## wrapper
module wrapper #(
    parameter DATA_WIDTH = 32,
    parameter ADDR_WIDTH = 8,
    parameter RESP_WIDTH = 3
)
(
    input s3_axi_aclk,
    input s3_axi_aresetn,
    input [ADDR_WIDTH-1:0] s3_axi_awaddr,
    input s3_axi_awvalid,
    output wire s3_axi_awready,
    input [DATA_WIDTH-1:0] s3_axi_wdata,
    input [DATA_WIDTH/8:0] s3_axi_wstrb,
    input s3_axi_wvalid,
    output wire s3_axi_wready,
    output wire [RESP_WIDTH - 1:0] s3_axi_bresp,
    output wire s3_axi_bvalid,
    input s3_axi_bready,
    input [ADDR_WIDTH-1:0] s3_axi_araddr,
    input s3_axi_arvalid,
    output wire s3_axi_arready,
    output wire [DATA_WIDTH-1:0] s3_axi_rdata,
    output wire [RESP_WIDTH - 1:0] s3_axi_rresp,
    output wire s3_axi_rvalid,
    input s3_axi_rready
);
clock: 6.54 ns
lec_check: 0
abc_area: 0
cap_margin: 20
core_margin: 2
core_utilization: 72
cts_cluster_diameter: 332
cts_cluster_size: 21
gpl_timing_driven: 1
max_routing_layer: met5
place_density_lb_addon: 0.0
setup_slack_margin: -0.53
slew_margin: 20
run.sh (not shown) runs the stock make flow with config.mk's settings and CLKGATE_MAP_FILE=.
The baseline reached the layout checks and failed them: negative setup slack.
==> next run, changes <==
Settings changed: CORE_UTILIZATION 72 to 71, CTS_CLUSTER_DIAMETER 332 to 193, PLACE_DENSITY_LB_ADDON 0.0 to 0.05, SETUP_SLACK_MARGIN -0.53 to 0.88.
Clock period 6.54 ns to 8.31 ns, I/O delays scaled along.
The new run passed the timing, design-rule and antenna checks; worst setup slack gets better by 1.9 ns; synthesized area stays the same; maximum frequency goes up slightly; register-to-register slack gets better by 1.9 ns; combinational power goes down by a quarter to a third; cell area goes down by a few percent; routed wire length goes down by a few percent; non-clock buffer count goes down by 322; first-iteration DRC count goes down by about a fifth.
==> next run, changes <==
Settings changed: CORE_ASPECT_RATIO set to 0.71, CORE_UTILIZATION 71 to 72, CTS_CLUSTER_DIAMETER 193 to 332, PLACE_DENSITY_LB_ADDON 0.05 to 0.0, SETUP_SLACK_MARGIN 0.88 to 1.96.
Clock period 8.31 ns to 6.92 ns, I/O delays scaled along.
- With this change the flow completed and failed the layout checks on negative setup slack
- global-route usage increases by 3.1 points
- clock-buffer cell count increases by 1
- area after synthesis does not change
- clock skew goes down by 0.029 ns
- die size went down slightly
- cell area is higher by a few percent
- utilization rose by 5.8 points
==> next run, changes <==
Settings changed: ABC_AREA 0 to unset, CORE_ASPECT_RATIO 0.71 to unset, CORE_UTILIZATION 72 to 61, CTS_CLUSTER_DIAMETER 332 to unset, CTS_CLUSTER_SIZE 21 to unset, GPL_TIMING_DRIVEN 1 to unset, MAX_ROUTING_LAYER met5 to unset, PLACE_DENSITY_LB_ADDON 0.0 to unset, SETUP_SLACK_MARGIN 1.96 to unset.
Clock period 6.92 ns to 7.3 ns, I/O delays scaled along.
What happened: The new run finished with negative setup slack left; utilization is lower by 13 points; clock skew came out lower by 0.0051 ns; wire length went down by 11%; setup slack gains 0.59 ns; power came out higher by 20%; die area increases by 18%.


run 1:
wrapper again, from the RTL that the note above started with.
==> flow/config.mk <==
export PLATFORM = sky130hd
export DESIGN_NAME = wrapper
export DESIGN_NICKNAME = wrapper
export VERILOG_FILES = /design/flow/design.v
export SDC_FILE = /design/flow/constraint.sdc
export NUM_CORES = 4
export LEC_CHECK = 0
export CAP_MARGIN = 20
export CELL_PAD_IN_SITES_GLOBAL_PLACEMENT = 1
export CORE_MARGIN = 2
export CORE_UTILIZATION = 40
export CTS_CLUSTER_DIAMETER = 53
export GPL_ROUTABILITY_DRIVEN = 0
export SLEW_MARGIN = 10
==> flow/constraint.sdc <==
create_clock -name core_clock -period 12.7 [get_ports {s3_axi_aclk}]
set_input_delay 2.5400 -clock core_clock [delete_from_list [all_inputs] [get_ports {s3_axi_aclk}]]
set_output_delay 2.5400 -clock core_clock [all_outputs]
set_load 0.01 [all_outputs]
Input-level comparison between run 2 and run 1:
- putting SETUP_SLACK_MARGIN at 1.25 where nothing was set
- clearing CELL_PAD_IN_SITES_GLOBAL_PLACEMENT, which used to be 1
- swapping 10 for 20 in SLEW_MARGIN
- swapping 40 for 66 in CORE_UTILIZATION
- clearing CTS_CLUSTER_DIAMETER, which used to be 53
- clearing GPL_ROUTABILITY_DRIVEN, which used to be 0
- swapping 12.7 for 8.68 in the clock period (ns, I/O delays scaled along)
Results
- Run 1 leaves more setup margin than run 2.
- Run 1 → run 2: share of the final layout cell area in sequential cells has decreased; multi-input logic area went up; routing usage on met3 climbed 3.3 points.
--- input diff run 2..run 3 ---
- a change of SETUP_SLACK_MARGIN from 1.25 to -0.5
- an added ABC_AREA of 0
- an added TNS_END_PERCENT of 5
- a change of the clock period (ns, I/O delays scaled along) from 8.68 to 6.2
==> comparison <==
Summary of run 3 and run 2: one run falls short of a clean finish, namely run 3. Run 3 finished every stage; the final checks, however, were not passed, the failures being setup timing. Clock group share of total power down 0.7 points in run 3 wrt run 2. Comparing run 3 and run 2, final weighted congestion in routability-driven placement is lower on run 2. Run 3: power drawn by the clock network is 37% higher than what run 2 reported. Compared with run 2, in run 3 post-layout worst setup margin shrank by 2.38 ns, fill cell total of the finished layout shrank by about 3%. When the final numbers for run 3 and run 2 were put side by side, the buffer count from post-CTS setup fixing turned out to be greater in run 3. Cmp run 3 and run 2 / post-synthesis to final-layout area growth / lower: run 2. Compared with run 2, run 3 shows a worst hold slack that is 0.0079 ns higher. As far as Yosys chip area goes, run 3 and run 2 are indistinguishable; the numbers are identical. The setup slack of the most critical reg-to-reg path of run 3 falls short of that of run 2 by 2.38 ns.
The following lists how run 4 was set up differently from run 3:
- removing ABC_AREA (formerly 0)
- changing CORE_UTILIZATION from 66 to 40
- removing TNS_END_PERCENT (formerly 5)
- removing SETUP_SLACK_MARGIN (formerly -0.5)
- changing the clock period (ns, I/O delays scaled along) from 6.2 to 9.39
Results
- Summary of run 4 and run 3: one run falls short of a clean finish, namely run 3.
- Run 4: non-clock buffer count lower than run 3
- Compared with run 3, in run 4 area of all placed cells without fillers went down by 4300 um2; combinational gate area fell by about 2.5%; switching power summed over all nets fell by 39%; Yosys chip area did not really move.
Here is what was changed in the inputs of run 5 compared with run 4.
- setting CTS_CLUSTER_SIZE to 57 for the first time
- setting PLACE_DENSITY_LB_ADDON to 0.0 for the first time
- changing CORE_UTILIZATION from 40 to 72
- changing the clock period (ns, I/O delays scaled along) from 9.39 to 7.52
Looking across run 5 and run 4, the single run that reached the end with no open violations was run 4. From the logs: run 5 reached the end of the flow and failed the layout checks with setup timing. Delta (run 5 minus run 4): number of nets in the layout has increased; hold slack has increased. Detail-routed via count per cell: run 5 vs run 4 up 0.78. Taking run 4 as the reference, in run 5 critical path depth rose by 5; time the worst path needs with I/O delays and setup went down 0.98 ns; final design instance area without fill grew by 3800 um2. Run comparison: run 4 beginning of the critical path multiplier_instiate.operandA[5]; run 5 beginning of the critical path multiplier_instiate.operandA[20].
Inputs modified between run 5 and run 6:
- PLACE_DENSITY_LB_ADDON no longer set, was 0.0
- CTS_CLUSTER_SIZE no longer set, was 57
- CORE_UTILIZATION now 40, was 72
- the clock period (ns, I/O delays scaled along) now 7.78, was 7.52
==> results <==
Complete run, failing final checks: run 6, reason setup timing.
Sequential fraction of design power is higher on run 6
Re routability congestion estimate from global placement: run 6 is about 8% down on run 5.
Run 6 against run 5; maximum clock rate is down slightly.
On proportion of cell area occupied by multi-input gates: run 6 sits below run 5.
Compared with run 5, run 6 shows via count that has gone down by a few percent.
Sequential share of layout area ended up 0.20 points lower on run 6 than on run 5.
Taking run 5 as the reference, in run 6 post-route standard cell area excluding fillers rose by 440 um2; worst slack after detailed placement now larger; part of the power in the clock network shows a reduction of 1.3 points; switching power down 0.11 mW.
Run 6 has fraction of met2 tracks used by global routing below what run 5 had.


wrapper again, from the RTL that the note above started with.
clock: 8.68 ns
lec_check: 0
cap_margin: 0
core_margin: 2
core_utilization: 71
cts_cluster_size: 37
setup_slack_margin: 1.25
slew_margin: 20
The baseline completed without violations.
Edit:
CAP_MARGIN = 20   (was 0)
CORE_UTILIZATION = 72   (was 71)
CTS_CLUSTER_SIZE = 72   (was 37)
PLACE_DENSITY_LB_ADDON = 0.0   (was unset)
SETUP_SLACK_MARGIN = unset   (was 1.25)
clock period = 7.41 ns   (was 8.68 ns; I/O delays follow)
Now the flow reached the layout checks and failed them: negative setup slack.
Clock-buffer cell count came out lower by 9.
First-iteration DRC count came out higher by 27%.
Die size came out lower by 1.4%.
Worst setup slack gets worse by 1.6 ns.
Hold slack gets worse by 0.0090 ns.
Area after synthesis is unchanged.
Final area came out higher by 5.1%.
Clock power came out higher by 13%.
Maximum frequency came out lower by 3.8%.
Via count came out higher by 6.3%.
Total power came out higher by 15%.
Edit:
CORE_UTILIZATION = 40   (was 72)
CTS_CLUSTER_SIZE = unset   (was 72)
PLACE_DENSITY_LB_ADDON = unset   (was 0.0)
clock period = 10.0 ns   (was 7.41 ns; I/O delays follow)
- Now the flow passed the timing, design-rule and antenna checks
- cell count rises by 5.6%
- core utilization went down by 42 points
- design area goes down by 7.7%
- via count drops by 10%
- clock skew is lower by 0.052 ns
Edit:
CORE_UTILIZATION = 72   (was 40)
PLACE_DENSITY_LB_ADDON = 0.0   (was unset)
clock period = 7.62 ns   (was 10.0 ns; I/O delays follow)
Effect: The new run completed, yet does not pass: negative setup slack; final area rises by about 5%; setup slack gets worse by 1.3 ns; fmax increases by 13%; wire length goes up by 2.9%; via count went up by about 7%; flip-flop count is unchanged; worst hold slack hardly moves.


== build 35 ==
Starting RTL as in the previous note.
Settings: LEC_CHECK=0, ABC_AREA=0, CAP_MARGIN=5, CORE_MARGIN=2, CORE_UTILIZATION=72, CTS_CLUSTER_DIAMETER=193, CTS_CLUSTER_SIZE=25, GPL_TIMING_DRIVEN=1, MAX_ROUTING_LAYER=met5, PLACE_DENSITY=0.65, SETUP_SLACK_MARGIN=-0.36, SLEW_MARGIN=20; clock period 13.1 ns.
Build 35 completed every stage of the flow, and the final layout passed the timing, design-rule and antenna checks.
What build 57 does differently from build 35 at the input level:
- PLACE_DENSITY removed (was 0.65)
- ABC_AREA removed (was 0)
- CTS_CLUSTER_SIZE removed (was 25)
- CTS_CLUSTER_DIAMETER removed (was 193)
- MAX_ROUTING_LAYER removed (was met5)
- GPL_TIMING_DRIVEN removed (was 1)
- CAP_MARGIN changed from 5 to 20
- CORE_UTILIZATION changed from 72 to 13
- SETUP_SLACK_MARGIN removed (was -0.36)
- the clock period (ns, I/O delays scaled along) changed from 13.1 to 10.0
==> comparison <==
- Diff build 35 and build 57: number of global-route vias before repair lower in build 57
- Looking at number of cells on the worst hold path, build 57 sits above build 35.
- From build 35 to build 57 the numbers moved as follows: final design instance area without fill went up 13%, part of the power in the clock network went up 18 points, number of clock buffer instances in the layout went up 60, slew at the pin closest to its max-slew limit went down 0.082 ns.
[inputs] build 84 vs build 57
- setting PLACE_DENSITY_LB_ADDON to 0.0 for the first time
- changing CORE_UTILIZATION from 13 to 72
- changing the clock period (ns, I/O delays scaled along) from 10.0 to 7.71
==> results <==
The fill cell instance count of the final layout in build 57 is 10 times that in build 84. Between build 57 and build 84, the non-clock buffer count is higher for build 84. Diff build 57..build 84 | level count of the clock H-tree | unchanged. Compared to build 57, the routing of build 84 uses less wire. Across build 57 and build 84, a clean result was obtained everywhere but in build 84. Build 84 vs build 57: wire length of the first global-routing pass down in build 84. Build 84 vs build 57, final critical path time including I/O delays and setup went down by 0.94 ns. Combinational share of power was lower in the run labelled build 84. Post-route standard cell area excluding fillers on build 84 is ahead of build 57. Fmax (build 84 vs. build 57) increases by more than 10%. Power in sequential cells is lower on build 57.
Inputs modified between build 84 and build 95:
- a change of CORE_UTILIZATION from 72 to 66
- a deleted PLACE_DENSITY_LB_ADDON that had been 0.0
- a change of the clock period (ns, I/O delays scaled along) from 7.71 to 7.52
Results
- Build 95 had finished all stages when the layout checks came back failing, citing setup timing.
- Across both runs, hold slack was lower for build 95 than for build 84.
- Build 95 ends up with a switching share of power that is 0.32 points higher than in build 84.
- Wire length on met3 shrinks by more than 10% when moving from build 84 to build 95.
- Against build 84 as the reference, build 95 delivers a lower final setup slack of the worst path.
- Comparing build 84 and build 95, the higher die boundary width was measured on build 95.
- In build 95 the design area turned out 1300 um2 higher than in build 84.
- For share of flip-flops with an asynchronous set or reset, build 95 and build 84 come out practically identical.
- In build 95, the measured slew at the worst slew-check pin came out 0.030 ns above the value in build 84.
- Relative to build 84, the via count measured on build 95 has decreased slightly.
No activity file was given, so power comes from the tool's default toggle rates.
